== job 101 ==
// battle_ship
module battle_ship(
      input wire clk,			 
      input wire clr,
      input wire btnU,
      input wire btnD,
      input wire btnR,
      input wire btnL,
      input wire sel,
	    input sw,
      output wire [2:0] red,	 
      output wire [2:0] green,   
      output wire [1:0] blue,	     
      output wire [3:0] an,
      output wire [7:0] seg,
      output wire hsync,		 
      output wire vsync			 
	);
Settings: LEC_CHECK=0, CAP_MARGIN=5, CORE_ASPECT_RATIO=0.85, CORE_MARGIN=2, CORE_UTILIZATION=72, CTS_CLUSTER_SIZE=31, SETUP_SLACK_MARGIN=0.9, SLEW_MARGIN=20; clock period 7.03 ns.
run.sh (not shown) runs the stock make flow with config.mk's settings and CLKGATE_MAP_FILE=.
Job 101: no failed stages, no open violations at the end
Edits applied to the flow inputs when going from job 101 to job 102:
# job 101
export LEC_CHECK = 0
export CAP_MARGIN = 5
export CORE_ASPECT_RATIO = 0.85
export CORE_MARGIN = 2
export CORE_UTILIZATION = 72
export CTS_CLUSTER_SIZE = 31
export SETUP_SLACK_MARGIN = 0.9
export SLEW_MARGIN = 20
create_clock -name core_clock -period 7.03 [get_ports {clk}]
# job 102
export LEC_CHECK = 0
export CAP_MARGIN = 20
export CORE_MARGIN = 2
export CORE_UTILIZATION = 66
export SLEW_MARGIN = 20
create_clock -name core_clock -period 3.43 [get_ports {clk}]
==> results <==
Job 102 completed end to end; final checks failed (setup timing).
Job 102 against job 101; total power is up by more than 100%.
Compare job 101 and job 102 | part of the power in the clock network higher: job 101
In job 102 relative to job 101, number of cells in the finished layout apart from fillers had gone up by more than 10%.
After detailed routing, job 101 needs less wire than job 102.
Comparing the two runs side by side, job 102 comes out behind job 101 on net load switching power.
Job 102 vs job 101 on areal power density over the cells: job 102 is the higher one.
The post-route worst hold slack of job 102 was inferior to that of job 101.
Re count of cells along the worst hold path: job 101 was lower than job 102.
Job 102 vs job 101 on number of well-tap cells placed: job 102 is the higher one.
## Diff of input files: job 103 against job 102
# job 102
export LEC_CHECK = 0
export CAP_MARGIN = 20
export CORE_MARGIN = 2
export CORE_UTILIZATION = 66
export SLEW_MARGIN = 20
create_clock -name core_clock -period 3.43 [get_ports {clk}]
# job 103
export LEC_CHECK = 0
export CAP_MARGIN = 20
export CORE_MARGIN = 2
export CORE_UTILIZATION = 27
export SLEW_MARGIN = 20
create_clock -name core_clock -period 4.75 [get_ports {clk}]
### Flow results
Job 103 was carried through to the last stage, and its layout satisfied the timing, design-rule and antenna checks. Job 103 ends up with higher worst reg-to-reg setup slack than job 102 does. Going from job 102 to job 103, transition time at the pin with the least slew margin picked up an extra 140 ps; sequential power lost about 27%; cell area lost 12%; first-pass iteration count of the detailed router lost 3.
For job 104, these inputs were changed with respect to job 103:
# job 103
export LEC_CHECK = 0
export CAP_MARGIN = 20
export CORE_MARGIN = 2
export CORE_UTILIZATION = 27
export SLEW_MARGIN = 20
create_clock -name core_clock -period 4.75 [get_ports {clk}]
# job 104
export LEC_CHECK = 0
export CAP_MARGIN = 20
export CORE_MARGIN = 2
export CORE_UTILIZATION = 40
export SLEW_MARGIN = 20
create_clock -name core_clock -period 3.92 [get_ports {clk}]
==> results <==
- Number of cells after detailed placement was higher in job 103 than in job 104.
- Diff job 103 -> job 104: met3 track demand over resource went up by 0.51 points; power of the combinational group went up by about 43%; register-to-register slack went down by 420 ps.
- | die outline area | job 104 vs job 103 | 32% lower |
- Comparing actual slew at the worst max-slew pin for job 104 and job 103, the bigger number came from job 103.
- Lower non-clock buffer count among job 104 and job 103: job 103
- Job 104: multi-input logic area about 1.6% above job 103

---

Starting RTL as in the previous note.
Design battle_ship, start of the top module:
module battle_ship(
      input wire clk,			 
      input wire clr,
      input wire btnU,
      input wire btnD,
      input wire btnR,
      input wire btnL,
      input wire sel,
	    input sw,
      output wire [2:0] red,	 
      output wire [2:0] green,   
      output wire [1:0] blue,	     
      output wire [3:0] an,
      output wire [7:0] seg,
      output wire hsync,		 
      output wire vsync			 
	);
	wire clock_4Hz = clk;
	wire clock_25Mhz = clk;
	wire turn;
	wire phase;
  wire finish;
	wire [27: 0] pships;
	wire [27: 0] cships;
  wire [27: 0] c_curr_guess;
  wire [27: 0] p_curr_guess;
	assign cships = 28'b1000000100010000000000010000;
	wire db_btnR;
	wire db_btnL;
	wire db_btnU;
	wire db_btnD;
	wire db_btnSel;
	wire db_btnRst;
	debouncer db_r(
    .clk (clock_4Hz),
		.rst (clr),
    .btn_in (btnR),
    .btn_out (db_btnR)
	);
	debouncer db_l(
		.clk (clock_4Hz),
		.rst (clr),
		.btn_in (btnL),
		.btn_out (db_btnL)
	);
	debouncer db_u(
		.clk (clock_4Hz),
		.rst (clr),
		.btn_in (btnU),
		.btn_out (db_btnU)
	);
	debouncer db_d(
		.clk (clock_4Hz),
		.rst (clr),
		.btn_in (btnD),
		.btn_out (db_btnD)
	);
	debouncer db_sel(
		.clk (clock_4Hz),
		.rst (clr),
		.btn_in (sel),
		.btn_out (db_btnSel)
	);
	assign db_btnRst = clr;
	wire [27:0] cguess;
	wire [27:0] pguess;
	vga640x480 myDisplay(
		.clk(clock_25Mhz),
		.rst(clr),
		.phase(phase),
    .finish (finish),
		.cships(cships),
		.pships(pships),
		.hsync(hsync),
		.vsync(vsync),
		.cguess(cguess),
		.pguess(pguess),
		.red(red),
		.green(green),
		.blue(blue)
	);
	select_phase confirm_select(
		.clk (clock_4Hz),
		.rst (clr),
		.sel (db_btnSel),
		.seg (seg),
		.an (an),
		.phase (phase),
		.pships (pships)
	);
	select mySelections(
		.clk (clock_4Hz),
		.rst (db_btnRst),     	 
		.phase (phase),   		 
		.sel  (db_btnSel),     	 
		.btnU (db_btnU),
  ...
export LEC_CHECK = 0
export CAP_MARGIN = 20
export CORE_MARGIN = 2
export CORE_UTILIZATION = 72
export PLACE_DENSITY = 0.78
export SETUP_SLACK_MARGIN = -0.22
export SLEW_MARGIN = 20
create_clock -name core_clock -period 3.59 [get_ports {clk}]
The first run produced a layout that fails on setup timing.
Next try:
--- a/flow/config.mk
+++ b/flow/config.mk
@@ -11,2 +11 @@
-export PLACE_DENSITY = 0.78
-export SETUP_SLACK_MARGIN = -0.22
+export PLACE_DENSITY_LB_ADDON = 0.2
==> flow/constraint.sdc (replaced) <==
create_clock -name core_clock -period 3.54 [get_ports {clk}]
set_input_delay 0.7080 -clock core_clock [delete_from_list [all_inputs] [get_ports {clk}]]
set_output_delay 0.7080 -clock core_clock [all_outputs]
set_load 0.01 [all_outputs]
What happened:
- The changed run died in 5_1_grt on GRT-0232
- synthesized area does not change
- die size does not change
- synthesized cell count is unchanged
Next try:
--- a/flow/config.mk
+++ b/flow/config.mk
@@ -10,2 +10 @@
-export CORE_UTILIZATION = 72
-export PLACE_DENSITY_LB_ADDON = 0.2
+export CORE_UTILIZATION = 40
==> flow/constraint.sdc (replaced) <==
create_clock -name core_clock -period 10.0 [get_ports {clk}]
set_input_delay 2.0000 -clock core_clock [delete_from_list [all_inputs] [get_ports {clk}]]
set_output_delay 2.0000 -clock core_clock [all_outputs]
set_load 0.01 [all_outputs]
Effect: The new run completed without violations. Synthesized area stays the same. Die size is higher by 77%. Synthesized cell count is unchanged.
Next try:
--- a/flow/config.mk
+++ b/flow/config.mk
@@ -8 +8,2 @@
-export CAP_MARGIN = 20
+export ABC_AREA = 1
+export CAP_MARGIN = 35
@@ -10,0 +12,3 @@
+export CTS_CLUSTER_SIZE = 88
+export GPL_TIMING_DRIVEN = 0
+export PLACE_DENSITY_LB_ADDON = 0.3
=> The changed run completed without violations. Clock-buffer cell count is lower by 3. Routed wire length went down by 6.7%. Synthesized cell count rises by 19%. Power increases by 1.6%. Final cell count goes up by 19%. Fmax shrinks by 21%. Cell area increases by 3.1%. Register-to-register slack got worse by 1.3 ns.
No activity file was given, so power comes from the tool's default toggle rates.
